## Mesh
module Mesh( 
  input         clock, 
  input  [7:0]  io_in_a_0_0, 
  input  [7:0]  io_in_a_1_0, 
  input  [7:0]  io_in_a_2_0, 
  input  [7:0]  io_in_a_3_0, 
  input  [7:0]  io_in_d_0_0, 
  input  [7:0]  io_in_d_1_0, 
  input  [7:0]  io_in_d_2_0, 
  input  [7:0]  io_in_d_3_0, 
  input  [15:0]  io_in_b_0_0, 
  input  [15:0]  io_in_b_1_0, 
  input  [15:0]  io_in_b_2_0, 
  input  [15:0]  io_in_b_3_0, 
  input         io_in_control_0_0_propagate, 
  input         io_in_control_1_0_propagate, 
  input         io_in_control_2_0_propagate, 
  input         io_in_control_3_0_propagate, 
  output reg [15:0] io_out_c_0_0, 
  output reg [15:0] io_out_c_1_0, 
  output reg [15:0] io_out_c_2_0, 
  output reg [15:0] io_out_c_3_0
 );
clock: 5.2 ns
lec_check: 0
cap_margin: 20
cell_pad_in_sites_global_placement: 2
core_margin: 2
core_utilization: 57
cts_cluster_diameter: 64
cts_cluster_size: 49
gpl_timing_driven: 0
place_density: 0.6
slew_margin: 30
run.sh (not shown) runs the stock make flow with config.mk's settings and CLKGATE_MAP_FILE=.
Change:
CELL_PAD_IN_SITES_GLOBAL_PLACEMENT = default   (was 2)
CORE_UTILIZATION = 72   (was 57)
CTS_CLUSTER_DIAMETER = default   (was 64)
CTS_CLUSTER_SIZE = default   (was 49)
GPL_TIMING_DRIVEN = default   (was 0)
PLACE_DENSITY = 0.65   (was 0.6)
SLEW_MARGIN = 20   (was 30)
clock period = 4.04 ns   (was 5.2 ns; I/O delays follow)
Effect: The changed run completed and failed the layout checks on negative setup slack; sequential cell count stays the same; core utilization goes up by 32 points; count of clock-buffer cells in the layout increases by 66; final cell count goes up by a little under a tenth; worst setup slack got worse by 1.2 ns; non-clock buffer count goes up by 1022; first-iteration DRC count is higher to 4.4 times its value; maximum frequency goes down slightly.
Change:
CTS_CLUSTER_DIAMETER = 30   (was default)
CTS_CLUSTER_SIZE = 75   (was default)
SETUP_SLACK_MARGIN = 1.04   (was default)
clock period = 4.5 ns   (was 4.04 ns; I/O delays follow)
Outcome: The new run ended with an error in global routing. Synthesized cell count stays the same. Synthesized area stays the same. Die size does not change.
Change:
CTS_CLUSTER_DIAMETER = default   (was 30)
CTS_CLUSTER_SIZE = 79   (was 75)
SETUP_SLACK_MARGIN = -0.39   (was 1.04)
clock period = 4.0 ns   (was 4.5 ns; I/O delays follow)
The changed run produced a layout that fails on negative setup slack; die size is unchanged; synthesized area is unchanged; synthesized cell count does not change.

* * *

== alpha ==
Starting RTL as in the previous note.
export LEC_CHECK = 0
export ABC_AREA = 1
export CAP_MARGIN = 20
export CORE_MARGIN = 2
export CORE_UTILIZATION = 71
export CTS_CLUSTER_DIAMETER = 270
export PLACE_DENSITY_LB_ADDON = 0.1
export SLEW_MARGIN = 20
export TNS_END_PERCENT = 5
create_clock -name core_clock -period 3.44 [get_ports {clock}]
Although it ran to completion, alpha produced a layout that fails the final checks because of setup timing.
What epsilon does differently from alpha at the input level:
- a deleted TNS_END_PERCENT that had been 5
- a change of CORE_UTILIZATION from 71 to 40
- a deleted PLACE_DENSITY_LB_ADDON that had been 0.1
- a deleted CTS_CLUSTER_DIAMETER that had been 270
- a deleted ABC_AREA that had been 1
- an added PLACE_DENSITY of 0.6
- a change of the clock period (ns, I/O delays scaled along) from 3.44 to 5.79
epsilon did not stop at any stage, and its layout met the timing, design-rule and antenna checks.
Diff alpha -> epsilon | first-pass iteration count of the detailed router | decrease of 3
Lower number of global-route vias before repair among epsilon and alpha: epsilon
Critical path depth: epsilon vs alpha down 2
Taking alpha as the reference, in epsilon via count normalized by instance count went down about 17%, synthesized cell count went down about 30%.
Between alpha and epsilon, the flow reports chip area from the yosys synthesis statistics decreasing by a few percent.
Run comparison: epsilon path category of the worst min-delay check flip-flop to flip-flop; alpha path category of the worst min-delay check input port to flip-flop
Changes observed in epsilon relative to alpha: post-route non-filler standard cell count now sits lower; overall die width went up about 30%; latest clock arrival within the worst-skew pair now sits higher; final area lost 16000 um^2.

* * *

Setup of xenon:
Mesh again, from the RTL that the note above started with.
Settings: LEC_CHECK=0, CAP_MARGIN=20, CORE_MARGIN=2, CORE_UTILIZATION=59, SETUP_SLACK_MARGIN=-0.27, SLEW_MARGIN=20; clock period 3.52 ns.
Final checks on xenon, whose flow otherwise completed, came back failing, citing setup timing.
The following lists how fjord was set up differently from xenon:
Settings: an added ABC_AREA of 1; a change of CORE_UTILIZATION from 59 to 72; a deleted SETUP_SLACK_MARGIN that had been -0.27; an added PLACE_DENSITY of 0.6; a change of the clock period (ns, I/O delays scaled along) from 3.52 to 2.05.
==> comparison <==
- Compare xenon and fjord | minimum setup slack after placement higher: xenon
- Die span in y (fjord over xenon): decrease, 7.3%
- Diff xenon -> fjord | estimated wirelength of the detail-placed design | up by more than 10%
- Taking fjord as 1.0, xenon lands at 0.71 on yosys stat cell total.
- xenon → fjord: mux share of post-synthesis cell area -12 points, post-synthesis compound-gate area fraction +2.3 points, number of post-CTS setup repair buffers +45%, area after synthesis +about 4.6%.
- The remaining runs in xenon and fjord completed every stage, whereas fjord halted early.
- fjord terminated abnormally: 5_1_grt reported GRT-0232.
- On synthesized cell count, the higher figure sits with fjord, not xenon.
- Compare xenon and fjord | post-synthesis sequential area ratio lower: fjord
Inputs modified between fjord and juniper:
Settings: swapping 0.6 for 0.65 in PLACE_DENSITY; clearing ABC_AREA, which used to be 1; putting CTS_CLUSTER_SIZE at 55 where nothing was set; swapping 2.05 for 2.82 in the clock period (ns, I/O delays scaled along).
==> results <==
Post-synthesis share of cell area spent on xor and xnor gates: juniper vs fjord up 0.93 points
Each of juniper and fjord falls short of a clean finish.
Ran to the end and failed final checks on setup timing: juniper.
Changes observed in juniper relative to fjord: netlist area before placement fell by 4.4%, die area fell by about 4.4%.
Changes in tundra relative to juniper:
Settings: SETUP_SLACK_MARGIN newly set to 0.97; CTS_CLUSTER_SIZE changed from 55 to 79; the clock period (ns, I/O delays scaled along) changed from 2.82 to 5.34.
[flow] juniper | stages: complete | final checks: fail | reason: setup timing. tundra reached the final stage; the timing, design-rule and antenna checks on its layout passed. Final instance area ended up 5.9% lower on tundra than on juniper. Going from juniper to tundra, synthesis-to-finish area growth lower, final net count lower.
Edits applied to the flow inputs when going from tundra to ember:
Settings: SETUP_SLACK_MARGIN: 0.97 -> unset; CTS_CLUSTER_SIZE: 79 -> 57; the clock period (ns, I/O delays scaled along): 5.34 -> 3.45.
Findings:
ember finished all stages; however, its layout fails the closing checks, the failures being setup timing.
Of tundra and ember, tundra shows the higher post-CTS setup-driven buffer insertion count, with ember below it.
Setup slack in ember vs tundra: down 2.22 ns
--- input diff ember..raven ---
Settings: CORE_UTILIZATION now 64, was 72; CTS_CLUSTER_SIZE no longer set, was 57; PLACE_DENSITY no longer set, was 0.65; the clock period (ns, I/O delays scaled along) now 4.12, was 3.45.
==> results <==
- Looking at global-route wire length before repair across both flows, raven is the stronger of the two, with ember trailing.
- Post-route met1 wirelength shrinks by more than 10% when moving from ember to raven.
- In raven the cell count turned out about 1.1% higher than in ember.
- First-iteration detailed-routing DRC count delta (raven − ember): favourable
- The higher arrival time of the worst setup path of ember and raven is in ember.
- raven reports a higher initial antenna violation count than ember does.
- Although raven finished all stages, its layout failed final checks on setup timing.
- Of raven and ember, it is raven that has the lower met3 usage in global routing.
